==> inputs of amber <==
==> flow/design.v <==
package params_pkg;
  parameter int COEFF_WIDTH    = 16;  
  parameter int DATA_WIDTH     = 12;  
  parameter int OUTPUT_WIDTH   = 16;  
  parameter int PIPELINE_DEPTH = 5;   
  parameter int NUM_TAPS       = 16;  
  parameter int INPUT_FRAC     = 11;  
  parameter int COEFF_FRAC     = 14;  
  parameter int OUTPUT_FRAC    = 14;  
  parameter int ACC_WIDTH      = 32;  
  localparam int PROD_WIDTH = DATA_WIDTH + COEFF_WIDTH;  
  localparam int SHIFT_RIGHT = (INPUT_FRAC + COEFF_FRAC) - OUTPUT_FRAC;  
  typedef logic signed [DATA_WIDTH-1:0]    in_t;
  typedef logic signed [COEFF_WIDTH-1:0]  coeff_t;
  typedef logic signed [PROD_WIDTH-1:0]   prod_t;
  typedef logic signed [ACC_WIDTH-1:0]    acc_t;
  typedef logic signed [OUTPUT_WIDTH-1:0] out_t;
  localparam logic [NUM_TAPS*COEFF_WIDTH-1:0] COEFF_ROM = {
    -16'sd28,
    -16'sd1014,
    -16'sd1589,
    -16'sd1638,
    -16'sd1153,
    -16'sd261,
    16'sd790,
    16'sd1710,
    16'sd2177,
    16'sd2110,
    16'sd1594,
    16'sd845,
    16'sd184,
    -16'sd179,
    -16'sd226,
    -16'sd116
  };
endpackage
import params_pkg::*;
module algorithm_core (
  input  logic                 clk,
  input  logic                 rst_n,
  input  logic                 s_valid,
  output logic                 s_ready,
  input  params_pkg::in_t      s_data,
  output logic                 m_valid,
  input  logic                 m_ready,
  output params_pkg::out_t     m_data
);
  assign s_ready = 1'b1;
  logic signed [DATA_WIDTH-1:0] samples [0:NUM_TAPS-1];
  logic valid_pipe [0:PIPELINE_DEPTH];
  logic signed [PROD_WIDTH-1:0] prods_comb [0:NUM_TAPS-1];
  params_pkg::acc_t prod_ext_comb [0:NUM_TAPS-1];
  params_pkg::acc_t stage_prod_reg   [0:NUM_TAPS-1];  
  params_pkg::acc_t stage_sum8_reg   [0:8-1];        
  params_pkg::acc_t stage_sum4_reg   [0:4-1];        
  params_pkg::acc_t stage_sum2_reg   [0:2-1];        
  params_pkg::acc_t stage_final_reg;                 
  genvar i;
  generate
    for (i = 0; i < NUM_TAPS; i++) begin : PROD_COMB
      always_comb begin
        prods_comb[i] = $signed(samples[i]) * $signed(COEFF_ROM[i*COEFF_WIDTH +: COEFF_WIDTH]);
        prod_ext_comb[i] = $signed({{(ACC_WIDTH-PROD_WIDTH){prods_comb[i][PROD_WIDTH-1]}}, prods_comb[i]});
      end
    end
  endgenerate
  integer idx;
  always_ff @(posedge clk or negedge rst_n) begin
    if (!rst_n) begin
      for (idx = 0; idx < NUM_TAPS; idx = idx + 1) begin
        samples[idx] <= '0;
      end
      for (idx = 0; idx <= PIPELINE_DEPTH; idx = idx + 1) begin
        valid_pipe[idx] <= 1'b0;
      end
      for (idx = 0; idx < NUM_TAPS; idx = idx + 1) begin
        stage_prod_reg[idx] <= '0;
      end
      for (idx = 0; idx < 8; idx = idx + 1) begin
        stage_sum8_reg[idx] <= '0;
      end
      for (idx = 0; idx < 4; idx = idx + 1) begin
        stage_sum4_reg[idx] <= '0;
      end
      for (idx = 0; idx < 2; idx = idx + 1) begin
        stage_sum2_reg[idx] <= '0;
      end
      stage_final_reg <= '0;
    end else begin
      if (s_valid && s_ready) begin
        for (idx = NUM_TAPS-1; idx >= 1; idx = idx - 1) begin
          samples[idx] <= samples[idx-1];
        end
        samples[0] <= s_data;
      end
      valid_pipe[0] <= s_valid & s_ready;
      for (idx = 0; idx < PIPELINE_DEPTH; idx = idx + 1) begin
        valid_pipe[idx+1] <= valid_pipe[idx];
      end
      for (idx = 0; idx < NUM_TAPS; idx = idx + 1) begin
        stage_prod_reg[idx] <= prod_ext_comb[idx];
      end
      for (idx = 0; idx < 8; idx = idx + 1) begin
        stage_sum8_reg[idx] <= stage_prod_reg[2*idx] + stage_prod_reg[2*idx + 1];
      end
      for (idx = 0; idx < 4; idx = idx + 1) begin
        stage_sum4_reg[idx] <= stage_sum8_reg[2*idx] + stage_sum8_reg[2*idx + 1];
      end
      for (idx = 0; idx < 2; idx = idx + 1) begin
        stage_sum2_reg[idx] <= stage_sum4_reg[2*idx] + stage_sum4_reg[2*idx + 1];
      end
      stage_final_reg <= stage_sum2_reg[0] + stage_sum2_reg[1];
    end
  end
  logic signed [ACC_WIDTH-1:0] shifted_acc;
  always_comb begin
    if (SHIFT_RIGHT >= 0)
      shifted_acc = $signed(stage_final_reg) >>> SHIFT_RIGHT;
    else
      shifted_acc = $signed(stage_final_reg) <<< (-SHIFT_RIGHT);
  end
  assign m_data  = params_pkg::out_t'(shifted_acc[OUTPUT_WIDTH-1:0]);
  assign m_valid = valid_pipe[PIPELINE_DEPTH];
endmodule
import params_pkg::*;
module algorithm_top (
  input  logic                 clk,
  input  logic                 rst_n,
  input  logic                 s_valid,
  output logic                 s_ready,
  input  params_pkg::in_t      s_data,
  output logic                 m_valid,
  input  logic                 m_ready,
  output params_pkg::out_t     m_data
);
  algorithm_core u_core (
    .clk      (clk),
    .rst_n    (rst_n),
    .s_valid  (s_valid),
    .s_ready  (s_ready),
    .s_data   (s_data),
    .m_valid  (m_valid),
    .m_ready  (m_ready),
    .m_data   (m_data)
  );
endmodule
==> flow/run.sh <==
#!/bin/bash
# the make line also repeats each setting of config.mk as NAME=value (left out here)
make -C /OpenROAD-flow-scripts/flow DESIGN_CONFIG=/design/flow/config.mk WORK_HOME=/design/flow/orfs CLKGATE_MAP_FILE= finish
==> flow/config.mk <==
export PLATFORM = sky130hd
export DESIGN_NAME = algorithm_top
export DESIGN_NICKNAME = algorithm_top
export VERILOG_FILES = /design/flow/design.v
export SDC_FILE = /design/flow/constraint.sdc
export NUM_CORES = 4
export LEC_CHECK = 0
export ABC_AREA = 1
export CAP_MARGIN = 15
export CORE_ASPECT_RATIO = 0.65
export CORE_MARGIN = 2
export CORE_UTILIZATION = 70
export CTS_CLUSTER_DIAMETER = 317
export CTS_CLUSTER_SIZE = 40
export GPL_ROUTABILITY_DRIVEN = 1
export SETUP_SLACK_MARGIN = 1.01
export SLEW_MARGIN = 15
==> flow/constraint.sdc <==
create_clock -name core_clock -period 3.53 [get_ports {clk}]
set_input_delay 0.7060 -clock core_clock [delete_from_list [all_inputs] [get_ports {clk}]]
set_output_delay 0.7060 -clock core_clock [all_outputs]
set_load 0.01 [all_outputs]
==> lagoon (differences from amber) <==
==> flow/config.mk (replaced) <==
export PLATFORM = sky130hd
export DESIGN_NAME = algorithm_top
export DESIGN_NICKNAME = algorithm_top
export VERILOG_FILES = /design/flow/design.v
export SDC_FILE = /design/flow/constraint.sdc
export NUM_CORES = 4
export LEC_CHECK = 0
export CAP_MARGIN = 20
export CORE_MARGIN = 8
export CORE_UTILIZATION = 40
export PLACE_DENSITY_LB_ADDON = 0.19
export SLEW_MARGIN = 20
==> flow/constraint.sdc (replaced) <==
create_clock -name core_clock -period 6.0 [get_ports {clk}]
set_input_delay 1.2000 -clock core_clock [delete_from_list [all_inputs] [get_ports {clk}]]
set_output_delay 1.2000 -clock core_clock [all_outputs]
set_load 0.01 [all_outputs]
==> results <==
quantity	amber	lagoon
Die X-Extent	444 um	455 um
Setup slack at placement	-0.859 ns	0.496 ns
Weighted congestion reported at the end of routability-driven placement	1.04	0.843
Number of cell instances after yosys synthesis	11200	7508
Run status	stopped before the end	timing/DRC/antenna clean
Stage where the flow stopped	global routing	-
Number of buffers inserted by post-CTS setup repair	147	0
And-or/or-and share of the synthesized area	6.06%	11.6%
Library cells used by synthesis	48	90
Avg Synthesized Cell Area	7.85 um^2	10.3 um^2
Netlist Area Pre-Place	88200 um^2	77100 um^2
Placed instance count	13700	10000
Number of CTS-inserted buffers	26	113
Core outline area	124000 um^2	192000 um^2
Clock H-tree levels	1	3
Fraction of the core area occupied by cells at floorplan	70.9%	40.1%
Cells resized by post-CTS repair	1029	0
Portion of netlist area occupied by mux cells	0.0255%	1.15%
Share of the synthesized netlist area taken by xor and xnor gates	4.17%	6.66%
Synth Net Count	13200	9467
